Design mac, start of the top module:
module mac(
input clk, 
input rstn, 
input vld_i, 
input [215:0] win, 
input [215:0] din,
output[ 20:0] acc_o, 
output        vld_o
);
clock: 5.35 ns
lec_check: 0
abc_area: 1
cap_margin: 25
cell_pad_in_sites_detail_placement: 2
core_margin: 6
core_utilization: 52
gpl_routability_driven: 0
gpl_timing_driven: 0
hold_slack_margin: 0.23
max_routing_layer: met5
min_routing_layer: met2
place_density_lb_addon: 0.23
setup_slack_margin: 0.41
slew_margin: 20
run.sh (not shown) runs the stock make flow with config.mk's settings and CLKGATE_MAP_FILE=.
The starting point never finished: it broke off in 3_5_place_dp.
Rerun with:
ABC_AREA = unset   (was 1)
CAP_MARGIN = 20   (was 25)
CELL_PAD_IN_SITES_DETAIL_PLACEMENT = unset   (was 2)
CORE_MARGIN = 2   (was 6)
CORE_UTILIZATION = 40   (was 52)
GPL_ROUTABILITY_DRIVEN = unset   (was 0)
GPL_TIMING_DRIVEN = unset   (was 0)
HOLD_SLACK_MARGIN = unset   (was 0.23)
MAX_ROUTING_LAYER = unset   (was met5)
MIN_ROUTING_LAYER = unset   (was met2)
PLACE_DENSITY_LB_ADDON = unset   (was 0.23)
SETUP_SLACK_MARGIN = unset   (was 0.41)
clock period = 6.0 ns   (was 5.35 ns; I/O delays follow)
Result:
- This time the run completed with no timing, DRC or antenna violations
- synthesized area drops by about 5%
- die area climbs by 20%
- synthesized cell count drops by 20%
Rerun with:
ABC_AREA = 1   (was unset)
CAP_MARGIN = 35   (was 20)
CELL_PAD_IN_SITES_DETAIL_PLACEMENT = 2   (was unset)
CELL_PAD_IN_SITES_GLOBAL_PLACEMENT = 1   (was unset)
CORE_MARGIN = 7   (was 2)
GPL_TIMING_DRIVEN = 0   (was unset)
MAX_ROUTING_LAYER = met4   (was unset)
PLACE_DENSITY_LB_ADDON = 0.09   (was unset)
TNS_END_PERCENT = 25   (was unset)
Outcome: The new run completed with no timing, DRC or antenna violations. Via count grows by a quarter to a third. Final cell count rose by about a fifth. Sequential cell count does not change. Design area is higher by a few percent. Routed wire length went up by well over a third. Worst setup slack gets worse by 0.34 ns. Sequential share of layout area went down by 1.5 points. Area after synthesis goes up by a few percent. Clock skew goes up by 0.013 ns.
Rerun with:
ABC_AREA = unset   (was 1)
CAP_MARGIN = 20   (was 35)
CELL_PAD_IN_SITES_DETAIL_PLACEMENT = unset   (was 2)
CELL_PAD_IN_SITES_GLOBAL_PLACEMENT = unset   (was 1)
CORE_MARGIN = 2   (was 7)
CORE_UTILIZATION = 66   (was 40)
GPL_TIMING_DRIVEN = unset   (was 0)
MAX_ROUTING_LAYER = unset   (was met4)
PLACE_DENSITY_LB_ADDON = unset   (was 0.09)
SETUP_SLACK_MARGIN = 0.85   (was unset)
TNS_END_PERCENT = unset   (was 25)
clock period = 5.09 ns   (was 6.0 ns; I/O delays follow)
Result: The changed run completed without violations; core utilization rises by 31 points; critical path depth grows by 2; worst setup slack degrades by 0.14 ns; wire length went down by 30%; count of clock-buffer cells in the layout came out lower by 9; worst hold slack gets worse by 0.077 ns.
Rerun with:
CORE_UTILIZATION = 72   (was 66)
PLACE_DENSITY_LB_ADDON = 0.01   (was unset)
SETUP_SLACK_MARGIN = unset   (was 0.85)
clock period = 4.29 ns   (was 5.09 ns; I/O delays follow)
The new run ran to the end with violations: negative setup slack. Routed wire length is higher by about a fifth. Cell area went up by a few percent. Utilization went up by 12 points. Worst setup slack loses 1.0 ns.
Rerun with:
CAP_MARGIN = 15   (was 20)
CTS_CLUSTER_DIAMETER = 28   (was unset)
PLACE_DENSITY_LB_ADDON = unset   (was 0.01)
SETUP_SLACK_MARGIN = 1.23   (was unset)
clock period = 5.1 ns   (was 4.29 ns; I/O delays follow)
After rerunning: The new run reached the layout checks and failed them: negative setup slack; design area is lower by a few percent; non-clock buffer count is lower by 1334; worst setup slack gets better by 0.65 ns; routed wire length is higher by a few percent; first-iteration DRC count is higher by a few percent.

---

mac again, from the RTL that the note above started with.
make LEC_CHECK=0 CAP_MARGIN=10 CORE_MARGIN=2 CORE_UTILIZATION=72 CTS_CLUSTER_DIAMETER=25 CTS_CLUSTER_SIZE=43 SETUP_SLACK_MARGIN=1.22 SLEW_MARGIN=20 finish   # period 4.83 ns
The first run completed and failed the layout checks on negative setup slack.
Next try:
==> flow/config.mk (replaced) <==
export PLATFORM = sky130hd
export DESIGN_NAME = mac
export DESIGN_NICKNAME = mac
export VERILOG_FILES = /design/flow/design.v
export SDC_FILE = /design/flow/constraint.sdc
export NUM_CORES = 4
export LEC_CHECK = 0
export CAP_MARGIN = 20
export CORE_MARGIN = 2
export CORE_UTILIZATION = 24
export SLEW_MARGIN = 20
==> flow/constraint.sdc (replaced) <==
create_clock -name core_clock -period 5.52 [get_ports {clk}]
set_input_delay 1.1040 -clock core_clock [delete_from_list [all_inputs] [get_ports {clk}]]
set_output_delay 1.1040 -clock core_clock [all_outputs]
set_load 0.01 [all_outputs]
=> The new run finished clean. Die size rises to 3.0 times its value. Non-clock buffer count falls by 768. Area after synthesis stays the same.
Next try:
--- a/flow/config.mk
+++ b/flow/config.mk
@@ -8,4 +8,7 @@
 export CAP_MARGIN = 20
 export CORE_MARGIN = 2
-export CORE_UTILIZATION = 24
+export CORE_UTILIZATION = 72
+export CTS_CLUSTER_SIZE = 14
+export PLACE_DENSITY_LB_ADDON = 0.2
+export SETUP_SLACK_MARGIN = 0.85
 export SLEW_MARGIN = 20
==> flow/constraint.sdc (replaced) <==
create_clock -name core_clock -period 5.09 [get_ports {clk}]
set_input_delay 1.0180 -clock core_clock [delete_from_list [all_inputs] [get_ports {clk}]]
set_output_delay 1.0180 -clock core_clock [all_outputs]
set_load 0.01 [all_outputs]
This time the run produced a layout that fails on negative setup slack; wire length came out lower by 5.6%; clock-buffer cell count shrinks by 4; worst setup slack gets worse by 0.14 ns; cell area fell by 1.9%.
Next try:
--- a/flow/config.mk
+++ b/flow/config.mk
@@ -8,7 +8,4 @@
 export CAP_MARGIN = 20
 export CORE_MARGIN = 2
-export CORE_UTILIZATION = 72
-export CTS_CLUSTER_SIZE = 14
-export PLACE_DENSITY_LB_ADDON = 0.2
-export SETUP_SLACK_MARGIN = 0.85
+export CORE_UTILIZATION = 40
 export SLEW_MARGIN = 20
==> flow/constraint.sdc (replaced) <==
create_clock -name core_clock -period 5.52 [get_ports {clk}]
set_input_delay 1.1040 -clock core_clock [delete_from_list [all_inputs] [get_ports {clk}]]
set_output_delay 1.1040 -clock core_clock [all_outputs]
set_load 0.01 [all_outputs]
With this change the flow completed with no timing, DRC or antenna violations; clock-buffer cell count came out lower by 3; critical path depth grows by 2; maximum frequency drops by 3.0%; via count decreases by 6.0%; wire length decreases by 3.3%.

---

Starting RTL as in the previous note.
clock: 4.89 ns
lec_check: 0
cap_margin: 20
cell_pad_in_sites_global_placement: 0
core_margin: 2
core_utilization: 72
cts_cluster_diameter: 51
gpl_routability_driven: 1
min_routing_layer: met1
place_density_lb_addon: 0.28
slew_margin: 0
The starting point completed, yet does not pass: setup timing.
==> next run, changes <==
- CELL_PAD_IN_SITES_GLOBAL_PLACEMENT: 0 -> unset
- CORE_UTILIZATION: 72 -> 68
- CTS_CLUSTER_DIAMETER: 51 -> unset
- GPL_ROUTABILITY_DRIVEN: 1 -> unset
- MIN_ROUTING_LAYER: met1 -> unset
- PLACE_DENSITY_LB_ADDON: 0.28 -> unset
- SLEW_MARGIN: 0 -> 20
- clock period: 4.89 -> 6.0 ns (I/O delays scaled with it)
Now the flow produced a clean layout.
Cell area goes down by a few percent.
Worst hold slack improved by 0.14 ns.
Via count goes down by a little under a tenth.
Synthesized cell count is unchanged.
Core utilization goes down by 9.1 points.
Count of clock-buffer cells in the layout goes down by 21.
Wire length goes down by about a fifth.
Global-route usage goes down by 4.3 points.
Setup slack improved by 0.72 ns.
Non-clock buffer count goes down by 709.
Flip-flop count is unchanged.
==> next run, changes <==
- CORE_UTILIZATION: 68 -> 66
- SETUP_SLACK_MARGIN: unset -> 1.23
- clock period: 6.0 -> 5.1 ns (I/O delays scaled with it)
Effect: Routed wire length came out higher by 4.1%; utilization rises by 0.64 points; first-iteration DRC count goes down by 4.7%; clock skew drops by 0.026 ns; die area went up by 3.0%; cell area went up by 4.1%; worst hold slack got worse by 0.0099 ns.
==> next run, changes <==
- CORE_UTILIZATION: 66 -> 62
- CTS_CLUSTER_SIZE: unset -> 95
- SETUP_SLACK_MARGIN: 1.23 -> unset
- clock period: 5.1 -> 4.23 ns (I/O delays scaled with it)
The changed run finished but fails on setup timing.
Cell area rises by a few percent.
Non-clock buffer count is higher by 1367.
Die area is higher by a few percent.
Area after synthesis stays the same.
Routed wire length fell by a few percent.
Global-route usage goes down by 2.2 points.
==> next run, changes <==
- ABC_AREA: unset -> 1
- CORE_UTILIZATION: 62 -> 72
- CTS_CLUSTER_DIAMETER: unset -> 201
- CTS_CLUSTER_SIZE: 95 -> unset
- PLACE_DENSITY_LB_ADDON: unset -> 0.01
- TNS_END_PERCENT: unset -> 5
- clock period: 4.23 -> 4.29 ns (I/O delays scaled with it)
The new run finished but failed the layout checks on setup timing.
Routed wire length went up by 23%.
Worst setup slack loses 0.15 ns.
Hold slack is worse by 0.0042 ns.
Die area goes down by 9.1%.
Count of clock-buffer cells in the layout goes up by 17.
Cell count went up by 14%.
Global-route usage went up by 8.5 points.
Cell area rose by 1.3%.
==> next run, changes <==
- ABC_AREA: 1 -> unset
- CAP_MARGIN: 20 -> 10
- CTS_CLUSTER_DIAMETER: 201 -> 29
- CTS_CLUSTER_SIZE: unset -> 43
- PLACE_DENSITY_LB_ADDON: 0.01 -> unset
- SETUP_SLACK_MARGIN: unset -> -0.37
- TNS_END_PERCENT: 5 -> unset
- clock period: 4.29 -> 4.56 ns (I/O delays scaled with it)
The new run completed and failed the layout checks on setup timing.
Cell count came out lower by 14%.
Worst setup slack improves by 0.25 ns.
Design area came out lower by 2.1%.
Count of clock-buffer cells in the layout came out higher by 89.

---

Starting RTL as in the previous note.
## mac
module mac(
input clk, 
input rstn, 
input vld_i, 
input [215:0] win, 
input [215:0] din,
output[ 20:0] acc_o, 
output        vld_o
);
Settings: LEC_CHECK=0, CAP_MARGIN=15, CELL_PAD_IN_SITES_DETAIL_PLACEMENT=2, CORE_MARGIN=2, CORE_UTILIZATION=52, GPL_ROUTABILITY_DRIVEN=0, MAX_ROUTING_LAYER=met4, SETUP_SLACK_MARGIN=0.41, SLEW_MARGIN=20; clock period 3.99 ns.
The first run ended with an error in 3_5_place_dp.
==> next run, changes <==
ABC_AREA = 1   (was not set)
CAP_MARGIN = 5   (was 15)
CORE_MARGIN = 5   (was 2)
CORE_UTILIZATION = 40   (was 52)
GPL_ROUTABILITY_DRIVEN = not set   (was 0)
SETUP_SLACK_MARGIN = not set   (was 0.41)
TNS_END_PERCENT = 25   (was not set)
clock period = 6.0 ns   (was 3.99 ns; I/O delays follow)
=>
- With this change the flow never finished: it broke off in 5_1_grt, error ODB-0269
- die size climbs by 39%
- synthesized area climbs by 5.4%
- synthesized cell count climbs by 24%
==> next run, changes <==
ABC_AREA = not set   (was 1)
CAP_MARGIN = 20   (was 5)
CELL_PAD_IN_SITES_DETAIL_PLACEMENT = not set   (was 2)
CORE_MARGIN = 2   (was 5)
CORE_UTILIZATION = 72   (was 40)
MAX_ROUTING_LAYER = not set   (was met4)
TNS_END_PERCENT = 10   (was 25)
clock period = 4.43 ns   (was 6.0 ns; I/O delays follow)
Now the flow produced a layout that fails on hold timing, setup timing.
Synthesized area is lower by 5.2%.
Die size falls by 48%.
Synthesized cell count drops by 20%.
==> next run, changes <==
CELL_PAD_IN_SITES_DETAIL_PLACEMENT = 2   (was not set)
CORE_UTILIZATION = 52   (was 72)
MAX_ROUTING_LAYER = met4   (was not set)
SETUP_SLACK_MARGIN = 0.41   (was not set)
TNS_END_PERCENT = not set   (was 10)
clock period = 3.99 ns   (was 4.43 ns; I/O delays follow)
With this change the flow failed in 3_5_place_dp.
Area after synthesis is unchanged.
Synthesized cell count is unchanged.
Die area increases by 38%.

---

try-ember:
Starting RTL as in the previous note.
// mac
module mac(
input clk, 
input rstn, 
input vld_i, 
input [215:0] win, 
input [215:0] din,
output[ 20:0] acc_o, 
output        vld_o
);
make LEC_CHECK=0 CAP_MARGIN=20 CELL_PAD_IN_SITES_GLOBAL_PLACEMENT=0 CORE_MARGIN=2 CORE_UTILIZATION=72 CTS_CLUSTER_DIAMETER=51 CTS_CLUSTER_SIZE=46 GPL_ROUTABILITY_DRIVEN=1 MIN_ROUTING_LAYER=met1 PLACE_DENSITY=0.68 SLEW_MARGIN=0 finish   # period 4.85 ns
In try-ember the implementation completed, yet the final layout does not meet the checks, the culprit being setup timing.
--- input diff try-ember..try-maple ---
- clearing PLACE_DENSITY, which used to be 0.68
- putting PLACE_DENSITY_LB_ADDON at 0.01 where nothing was set
- putting HOLD_SLACK_MARGIN at 0.16 where nothing was set
- putting SETUP_SLACK_MARGIN at -0.14 where nothing was set
- swapping 46 for 41 in CTS_CLUSTER_SIZE
- putting ABC_AREA at 1 where nothing was set
- swapping 72 for 68 in CORE_UTILIZATION
- swapping 4.85 for 3.78 in the clock period (ns, I/O delays scaled along)
## What came out
Complete run, failing final checks: try-maple, reason setup timing. try-maple against try-ember: post-synthesis net count higher; buffers plus inverters on the worst setup path has increased; met1 routing resource usage after global routing moved up; number of standard cells after synthesis went up; timing-limited maximum frequency fell 4.9 MHz. try-maple vs try-ember: worst-case reg-to-reg path depth up. When the final numbers for try-maple and try-ember were put side by side, the clock buffer count from CTS turned out to be smaller in try-ember. Compared with try-ember, try-maple shows via count of the first global-routing pass that has gone up by more than 10%. Compared with try-ember, try-maple degrades core area.
Changes in try-violet relative to try-maple:
- CORE_UTILIZATION now 72, was 68
- SLEW_MARGIN now 40, was 0
- PLACE_DENSITY_LB_ADDON now 0.28, was 0.01
- HOLD_SLACK_MARGIN no longer set, was 0.16
- SETUP_SLACK_MARGIN no longer set, was -0.14
- CTS_CLUSTER_SIZE no longer set, was 41
- ABC_AREA no longer set, was 1
- the clock period (ns, I/O delays scaled along) now 3.06, was 3.78
### Flow results
- Status(try-violet) = ERROR, stage = global routing
- try-violet reports a higher xor/xnor share of the synthesized area than try-maple does.
- try-violet vs try-maple: fraction of the mapped netlist area in simple logic gates down
- Diff try-maple -> try-violet | area of the die | down by more than 10%
- Area fraction in full adders, half adders and majority gates in try-violet vs try-maple: up 2.0 points
- Diff try-maple -> try-violet: number of buffers added by the clock tree synthesis step now larger; post-detailed-placement half-perimeter wirelength now smaller; sequential fraction of the synthesis area now larger.

---

Starting RTL as in the previous note.
Settings: LEC_CHECK=0, ABC_AREA=1, CAP_MARGIN=35, CELL_PAD_IN_SITES_DETAIL_PLACEMENT=2, CELL_PAD_IN_SITES_GLOBAL_PLACEMENT=1, CORE_MARGIN=7, CORE_UTILIZATION=40, GPL_TIMING_DRIVEN=0, MAX_ROUTING_LAYER=met4, SETUP_SLACK_MARGIN=0.53, SLEW_MARGIN=20, TNS_END_PERCENT=25; clock period 6.0 ns.
The baseline finished clean.
Edit:
CORE_ASPECT_RATIO = 1.52   (was default)
HOLD_SLACK_MARGIN = 0.2   (was default)
PLACE_DENSITY_LB_ADDON = 0.09   (was default)
SETUP_SLACK_MARGIN = default   (was 0.53)
SLEW_MARGIN = 35   (was 20)
What happened:
- worst setup slack got worse by 420 ps
- synthesized cell count stays the same
- synthesized area is unchanged
- routed wire length goes up by 2.9%
- via count rises by 0.83%
Edit:
ABC_AREA = default   (was 1)
CAP_MARGIN = 30   (was 35)
CELL_PAD_IN_SITES_DETAIL_PLACEMENT = default   (was 2)
CORE_ASPECT_RATIO = default   (was 1.52)
CORE_MARGIN = 2   (was 7)
CORE_UTILIZATION = 52   (was 40)
CTS_CLUSTER_DIAMETER = 135   (was default)
GPL_TIMING_DRIVEN = default   (was 0)
HOLD_SLACK_MARGIN = default   (was 0.2)
PLACE_DENSITY = 0.48   (was default)
PLACE_DENSITY_LB_ADDON = default   (was 0.09)
SETUP_SLACK_MARGIN = 0.78   (was default)
TNS_END_PERCENT = default   (was 25)
clock period = 4.52 ns   (was 6.0 ns; I/O delays follow)
Outcome:
- The new run finished with setup timing left
- non-clock buffer count goes up by 1097
- global-route usage goes down by 0.59 points
- first-iteration DRC count grows by a few percent
- final area came out higher by a few percent
- worst setup slack degrades by 640 ps
- via count shrinks by about a fifth
- cell count drops by about a fifth
- routed wire length fell by a quarter to a third
